// comparator_latch
module comparator_latch #
(
  parameter n_to_response_time = -1038,
  parameter p_to_response_time = -1020,
  parameter const_response_time = 1285,
  parameter n_to_tau = -1248,
  parameter p_to_tau = 1037,
  parameter const_tau = 1042,
  parameter n_to_response_time_lh = -1752,
  parameter p_to_response_time_lh = -1006,
  parameter const_response_time_lh = 1185,
  parameter n_to_tau_lh = 1131,
  parameter p_to_tau_lh = -1115,
  parameter const_tau_lh = 1529
)
(
  input clk,
  input reset,
  input sys_clk,
  input [15-1:0] n,
  input [15-1:0] p,
  output [35-1:0] out
);
clock: 18.6 ns
lec_check: 0
abc_area: 1
cap_margin: 20
core_margin: 2
core_utilization: 72
cts_cluster_diameter: 330
cts_cluster_size: 100
place_density: 0.38
setup_slack_margin: 1.81
slew_margin: 20
tns_end_percent: 15
run.sh (not shown) runs the stock make flow with config.mk's settings and CLKGATE_MAP_FILE=.
The starting point reached the layout checks and failed them: setup timing.
Change:
Settings changed: CORE_UTILIZATION 72 to 71, CTS_CLUSTER_DIAMETER 330 to 272, CTS_CLUSTER_SIZE 100 to 96, HOLD_SLACK_MARGIN set to 0.3, SETUP_SLACK_MARGIN 1.81 to not set, TNS_END_PERCENT 15 to not set.
Clock period 18.6 ns to 13.2 ns, I/O delays scaled along.
Result:
- With this change the flow did not get past global routing (5_1_grt) on GRT-0232
- synthesized area is unchanged
- die area went up by 1.4%
- synthesized cell count stays the same
Change:
Settings changed: ABC_AREA 1 to not set, CORE_UTILIZATION 71 to 40, CTS_CLUSTER_DIAMETER 272 to not set, CTS_CLUSTER_SIZE 96 to not set, HOLD_SLACK_MARGIN 0.3 to not set, PLACE_DENSITY 0.38 to not set.
Clock period 13.2 ns to 19.5 ns, I/O delays scaled along.
Now the flow completed, yet does not pass: setup timing.
Synthesized area falls by 5.5%.
Die area is higher by 67%.
Synthesized cell count went down by 16%.

---

Setup of harbor:
comparator_latch again, from the RTL that the note above started with.
make LEC_CHECK=0 ABC_AREA=1 CAP_MARGIN=20 CORE_MARGIN=2 CORE_UTILIZATION=72 CTS_CLUSTER_DIAMETER=211 MAX_ROUTING_LAYER=met4 PLACE_DENSITY_LB_ADDON=0.01 SETUP_SLACK_MARGIN=2.13 SLEW_MARGIN=20 finish   # period 19.0 ns
Every stage of harbor finished as expected; the final checks, on the other hand, flagged negative setup slack, which means the layout fails.
Setup changes, harbor to indigo
# harbor
export LEC_CHECK = 0
export ABC_AREA = 1
export CAP_MARGIN = 20
export CORE_MARGIN = 2
export CORE_UTILIZATION = 72
export CTS_CLUSTER_DIAMETER = 211
export MAX_ROUTING_LAYER = met4
export PLACE_DENSITY_LB_ADDON = 0.01
export SETUP_SLACK_MARGIN = 2.13
export SLEW_MARGIN = 20
create_clock -name core_clock -period 19.0 [get_ports {clk}]
# indigo
export LEC_CHECK = 0
export CAP_MARGIN = 20
export CORE_MARGIN = 2
export CORE_UTILIZATION = 40
export SLEW_MARGIN = 20
create_clock -name core_clock -period 24.8 [get_ports {clk}]
==> comparison <==
indigo | status: complete | timing, DRC, antenna: pass
Total negative slack: harbor and indigo compared, lower one is harbor
Between harbor and indigo, the flow reports cell count decreasing by more than 10%.
Comparing harbor and indigo, the lower combinational fraction of the cell area was measured on harbor.
## Diff of input files: garnet against indigo
# indigo
export LEC_CHECK = 0
export CAP_MARGIN = 20
export CORE_MARGIN = 2
export CORE_UTILIZATION = 40
export SLEW_MARGIN = 20
create_clock -name core_clock -period 24.8 [get_ports {clk}]
# garnet
export LEC_CHECK = 0
export CAP_MARGIN = 20
export CORE_MARGIN = 2
export CORE_UTILIZATION = 70
export CTS_CLUSTER_DIAMETER = 219
export CTS_CLUSTER_SIZE = 14
export SLEW_MARGIN = 20
create_clock -name core_clock -period 14.6 [get_ports {clk}]
==> comparison <==
Every stage of garnet finished as expected; the final checks, on the other hand, flagged negative setup slack, which means the layout fails.
Design area of garnet exceeds that of indigo by more than 10%.
Overall routing resource usage ends up lower on indigo.
The following lists how quartz was set up differently from garnet:
# garnet
export LEC_CHECK = 0
export CAP_MARGIN = 20
export CORE_MARGIN = 2
export CORE_UTILIZATION = 70
export CTS_CLUSTER_DIAMETER = 219
export CTS_CLUSTER_SIZE = 14
export SLEW_MARGIN = 20
create_clock -name core_clock -period 14.6 [get_ports {clk}]
# quartz
export LEC_CHECK = 0
export CAP_MARGIN = 20
export CORE_MARGIN = 2
export CORE_UTILIZATION = 71
export CTS_CLUSTER_DIAMETER = 272
export CTS_CLUSTER_SIZE = 96
export PLACE_DENSITY = 0.38
export SLEW_MARGIN = 20
create_clock -name core_clock -period 16.9 [get_ports {clk}]
Notes after the runs:
To summarise quartz: no stage aborted, but the layout did not pass its checks, failing on negative setup slack.
Status: instance area after placement parity (garnet, quartz)
NOTE: multi-input logic portion of the cell area in quartz falls short of that of garnet
Delta (quartz minus garnet): global-route usage went up 0.75 points; final design instance area without fill about even.
When the final numbers for garnet and quartz were put side by side, the minimum hold slack turned out to be greater in quartz.
Critical path depth delta for quartz relative to garnet: 4 higher

---

Starting RTL as in the previous note.
Settings: LEC_CHECK=0, ABC_AREA=1, CAP_MARGIN=20, CELL_PAD_IN_SITES_DETAIL_PLACEMENT=0, CORE_ASPECT_RATIO=0.61, CORE_MARGIN=2, CORE_UTILIZATION=72, CTS_CLUSTER_SIZE=84, GPL_TIMING_DRIVEN=1, MAX_ROUTING_LAYER=met4, MIN_ROUTING_LAYER=met1, PLACE_DENSITY_LB_ADDON=0.07, SETUP_SLACK_MARGIN=0.25, SLEW_MARGIN=20; clock period 18.1 ns.
The starting point did not get past global routing (5_1_grt) with GRT-0232.
Change:
Settings changed: CORE_ASPECT_RATIO 0.61 to 1.02, CTS_CLUSTER_DIAMETER set to 204, CTS_CLUSTER_SIZE 84 to 66.
Clock period 18.1 ns to 20.1 ns, I/O delays scaled along.
Effect:
- With this change the flow produced a clean layout
- synthesized cell count does not change
- synthesized area stays the same
- die size hardly moves
Change:
Settings changed: CTS_CLUSTER_SIZE 66 to 20, PLACE_DENSITY_LB_ADDON 0.07 to 0.01.
Clock period 20.1 ns to 19.1 ns, I/O delays scaled along.
After rerunning:
- The new run stopped in global routing (5_1_grt) on ODB-0269
- die area stays the same
- synthesized area stays the same
- synthesized cell count does not change
Change:
Settings changed: ABC_AREA 1 to 0, CORE_ASPECT_RATIO 1.02 to 0.61, CTS_CLUSTER_DIAMETER 204 to not set, CTS_CLUSTER_SIZE 20 to 66, PLACE_DENSITY_LB_ADDON 0.01 to 0.07.
Clock period 19.1 ns to 20.1 ns, I/O delays scaled along.
- The changed run completed, yet does not pass: negative setup slack
- die area drops by 5.3%
- synthesized area drops by 5.5%
- synthesized cell count drops by 16%
Change:
Settings changed: ABC_AREA 0 to 1, CORE_ASPECT_RATIO 0.61 to 0.5, CORE_MARGIN 2 to 10, CORE_UTILIZATION 72 to 55, CTS_CLUSTER_DIAMETER set to 80, GPL_TIMING_DRIVEN 1 to 0, MAX_ROUTING_LAYER met4 to not set, SETUP_SLACK_MARGIN 0.25 to 2.8.
Outcome:
- With this change the flow finished with timing, DRC and antenna clean
- die area is higher by about 50%
- sequential cell count stays the same
- synthesized cell count rose by about 20%
- global-route usage shrinks by 17 points
- hold slack is worse by 0.069 ns
- critical path depth decreases by 4
- setup slack improved by 1.5 ns
- core utilization goes down by 22 points
- design area grows by about 3%

---

## before
Starting RTL as in the previous note.
// comparator_latch
module comparator_latch #
(
  parameter n_to_response_time = -1038,
  parameter p_to_response_time = -1020,
  parameter const_response_time = 1285,
  parameter n_to_tau = -1248,
  parameter p_to_tau = 1037,
  parameter const_tau = 1042,
  parameter n_to_response_time_lh = -1752,
  parameter p_to_response_time_lh = -1006,
  parameter const_response_time_lh = 1185,
  parameter n_to_tau_lh = 1131,
  parameter p_to_tau_lh = -1115,
  parameter const_tau_lh = 1529
)
(
  input clk,
  input reset,
  input sys_clk,
  input [15-1:0] n,
  input [15-1:0] p,
  output [35-1:0] out
);
export LEC_CHECK = 0
export ABC_AREA = 0
export CAP_MARGIN = 5
export CELL_PAD_IN_SITES_DETAIL_PLACEMENT = 1
export CORE_ASPECT_RATIO = 0.55
export CORE_MARGIN = 7
export CORE_UTILIZATION = 40
export CTS_CLUSTER_DIAMETER = 68
export CTS_CLUSTER_SIZE = 86
export GPL_ROUTABILITY_DRIVEN = 1
export GPL_TIMING_DRIVEN = 0
export MAX_ROUTING_LAYER = met4
export SLEW_MARGIN = 20
create_clock -name core_clock -period 26.0 [get_ports {clk}]
### before -> after
Settings: GPL_ROUTABILITY_DRIVEN: 1 -> unset; CORE_MARGIN: 7 -> 2; TNS_END_PERCENT: unset -> 25; MAX_ROUTING_LAYER: met4 -> unset; CTS_CLUSTER_DIAMETER: 68 -> 100; CTS_CLUSTER_SIZE: 86 -> 99; HOLD_SLACK_MARGIN: unset -> -0.1; CELL_PAD_IN_SITES_DETAIL_PLACEMENT: 1 -> unset; GPL_TIMING_DRIVEN: 0 -> unset; SETUP_SLACK_MARGIN: unset -> -2.0; CAP_MARGIN: 5 -> 20; CORE_ASPECT_RATIO: 0.55 -> unset.
Notes after the runs:
after — routed wire length 22% lower, before as reference
From before to after the numbers moved as follows: utilization fell by 0.41 points; met2 track demand over resource went down by 0.97 points; total number of nets in the final design shows no meaningful change; headroom to the max-slew limit moved up; count of buffers not belonging to the clock network in the layout rose about 0.9%.

---

Setup of run 1:
Starting RTL as in the previous note.
## comparator_latch
module comparator_latch #
(
  parameter n_to_response_time = -1038,
  parameter p_to_response_time = -1020,
  parameter const_response_time = 1285,
  parameter n_to_tau = -1248,
  parameter p_to_tau = 1037,
  parameter const_tau = 1042,
  parameter n_to_response_time_lh = -1752,
  parameter p_to_response_time_lh = -1006,
  parameter const_response_time_lh = 1185,
  parameter n_to_tau_lh = 1131,
  parameter p_to_tau_lh = -1115,
  parameter const_tau_lh = 1529
)
(
  input clk,
  input reset,
  input sys_clk,
  input [15-1:0] n,
  input [15-1:0] p,
  output [35-1:0] out
);
export LEC_CHECK = 0
export ABC_AREA = 1
export CAP_MARGIN = 20
export CORE_MARGIN = 2
export CORE_UTILIZATION = 71
export CTS_CLUSTER_DIAMETER = 272
export CTS_CLUSTER_SIZE = 96
export PLACE_DENSITY = 0.38
export SETUP_SLACK_MARGIN = 3.1
export SLEW_MARGIN = 20
create_clock -name core_clock -period 13.3 [get_ports {clk}]
Run 1 never completed; the flow aborted with a tool error in 5_1_grt.
What run 2 does differently from run 1 at the input level:
Settings: swapping 71 for 66 in CORE_UTILIZATION; clearing PLACE_DENSITY, which used to be 0.38; clearing SETUP_SLACK_MARGIN, which used to be 3.1; clearing ABC_AREA, which used to be 1; clearing CTS_CLUSTER_DIAMETER, which used to be 272; clearing CTS_CLUSTER_SIZE, which used to be 96; swapping 13.3 for 14.6 in the clock period (ns, I/O delays scaled along).
[summary]
The number of standard cells after synthesis of run 2 is lower than that of run 1.
Summary of the comparison: die outline width is higher in run 2, relative to run 1.
Compared with run 1, in run 2 cell total in the yosys stat output lower; area of the die higher; count of buffers added by post-CTS timing repair for setup lower; HPWL after detailed placement lower.
From the logs: run 2 reached the end of the flow and failed the layout checks with setup timing.
> inputs changed (run 2 -> run 3)
Settings: swapping 66 for 72 in CORE_UTILIZATION; putting ABC_AREA at 1 where nothing was set; putting PLACE_DENSITY at 0.38 where nothing was set; putting CTS_CLUSTER_DIAMETER at 272 where nothing was set; putting CTS_CLUSTER_SIZE at 96 where nothing was set; swapping 14.6 for 13.4 in the clock period (ns, I/O delays scaled along).
[summary]
For share of synthesized area spent on multiplexers, run 2 and run 3 come out practically identical. Of run 2 and run 3, run 2 shows the lower synthesized instance count, with run 3 above it. Measured against each other, run 2 and run 3 differ in die span in y, the higher figure coming from run 2. Run 3 reports a higher chip area in the Yosys report than run 2 does. The log for run 3 ends in 5_1_grt with error GRT-0232, so the run never completed. Going from run 2 to run 3, the die area was shrunk.
> inputs changed (run 3 -> run 4)
Settings: clearing CTS_CLUSTER_DIAMETER, which used to be 272; putting TNS_END_PERCENT at 15 where nothing was set; swapping 96 for 100 in CTS_CLUSTER_SIZE; swapping 13.4 for 18.6 in the clock period (ns, I/O delays scaled along).
--- outcome ---
Re area share of xor/xnor cells in the synthesized design: no difference whatsoever between run 3 and run 4.
Comparing run 3 against run 4, there is no change at all in gate count of the mapped netlist.
Going from run 3 to run 4, number of sinks driven by the clock tree barely changed, routability-driven placement congestion ratio increased by about 0.4% relative to the old numbers.
Going from run 3 to run 4, post-detailed-placement cell area shrank by 3.3%; floorplan die height held steady; synthesized chip area reported by yosys held steady; post-CTS setup-driven buffer insertion count grew by about 25%.
Run 4 finished all stages; layout check result: FAIL, due to setup timing.
Simple logic cell fraction of the synthesized area of run 4 is on par with run 3.
From run 3 to run 4, area after synthesis did not move at all.
Estimated wirelength of the detail-placed design: run 4 vs run 3 down about 5%
Input changes introduced in run 5 (baseline for comparison: run 4):
Settings: setting MAX_ROUTING_LAYER to met4 for the first time; removing TNS_END_PERCENT (formerly 15); setting CTS_CLUSTER_DIAMETER to 211 for the first time; removing CTS_CLUSTER_SIZE (formerly 100); setting SETUP_SLACK_MARGIN to 1.48 for the first time; setting PLACE_DENSITY_LB_ADDON to 0.01 for the first time; removing PLACE_DENSITY (formerly 0.38).
### Flow results
Measured against each other, run 5 and run 4 differ in worst slack after detailed placement, the higher figure coming from run 5.
Summary — buffer count from post-CTS setup fixing, run 5 relative to run 4: lower, by about 13%.
Tool error GRT-0232 stopped run 5 during 5_1_grt; no final results.
Run 4: all stages done; final checks FAILED (setup timing).
Run 5 -> run 4: I/O pin total delta 0, exact match
Any difference in number of cells in Yosys stat between run 4 and run 5 is small enough to ignore.
Compared with run 4, run 5 shows a higher post-place instance area.
Diff run 4..run 5 | sequential fraction of the synthesis area | unchanged

---

Setup of rev 12:
Starting RTL as in the previous note.
Settings: LEC_CHECK=0, ABC_AREA=0, CAP_MARGIN=20, CELL_PAD_IN_SITES_DETAIL_PLACEMENT=0, CORE_ASPECT_RATIO=0.61, CORE_MARGIN=2, CORE_UTILIZATION=66, CTS_CLUSTER_SIZE=66, GPL_TIMING_DRIVEN=1, MIN_ROUTING_LAYER=met1, SETUP_SLACK_MARGIN=0.74, SLEW_MARGIN=20; clock period 13.8 ns.
Complete run, failing final checks: rev 12, reason setup timing.
#### Input delta (rev 13 over rev 12)
# rev 12
export LEC_CHECK = 0
export ABC_AREA = 0
export CAP_MARGIN = 20
export CELL_PAD_IN_SITES_DETAIL_PLACEMENT = 0
export CORE_ASPECT_RATIO = 0.61
export CORE_MARGIN = 2
export CORE_UTILIZATION = 66
export CTS_CLUSTER_SIZE = 66
export GPL_TIMING_DRIVEN = 1
export MIN_ROUTING_LAYER = met1
export SETUP_SLACK_MARGIN = 0.74
export SLEW_MARGIN = 20
create_clock -name core_clock -period 13.8 [get_ports {clk}]
# rev 13
export LEC_CHECK = 0
export ABC_AREA = 1
export CAP_MARGIN = 20
export CELL_PAD_IN_SITES_DETAIL_PLACEMENT = 0
export CORE_ASPECT_RATIO = 0.61
export CORE_MARGIN = 2
export CORE_UTILIZATION = 72
export CTS_CLUSTER_DIAMETER = 218
export CTS_CLUSTER_SIZE = 66
export GPL_TIMING_DRIVEN = 1
export MAX_ROUTING_LAYER = met4
export MIN_ROUTING_LAYER = met1
export PLACE_DENSITY_LB_ADDON = 0.07
export SETUP_SLACK_MARGIN = 1.73
export SLEW_MARGIN = 20
create_clock -name core_clock -period 16.3 [get_ports {clk}]
[summary]
The area fraction in compound gates of rev 13 is lower than that of rev 12. Going from rev 12 to rev 13, the cell total in the yosys stat output was found to have gone up by 1100. As far as proportion of synthesized area in mux cells is concerned, rev 13 and rev 12 perform about the same. Comparing rev 12 and rev 13, the lower simple-gate area share of the yosys netlist was measured on rev 12. H-tree depth reported by CTS essentially unchanged between rev 13 and rev 12. Higher synthesized instance count was reported by rev 13, not rev 12. Rev 13 failed in 5_1_grt with GRT-0116. On placed cell count: between rev 12 and rev 13, it ends up lower for rev 12.
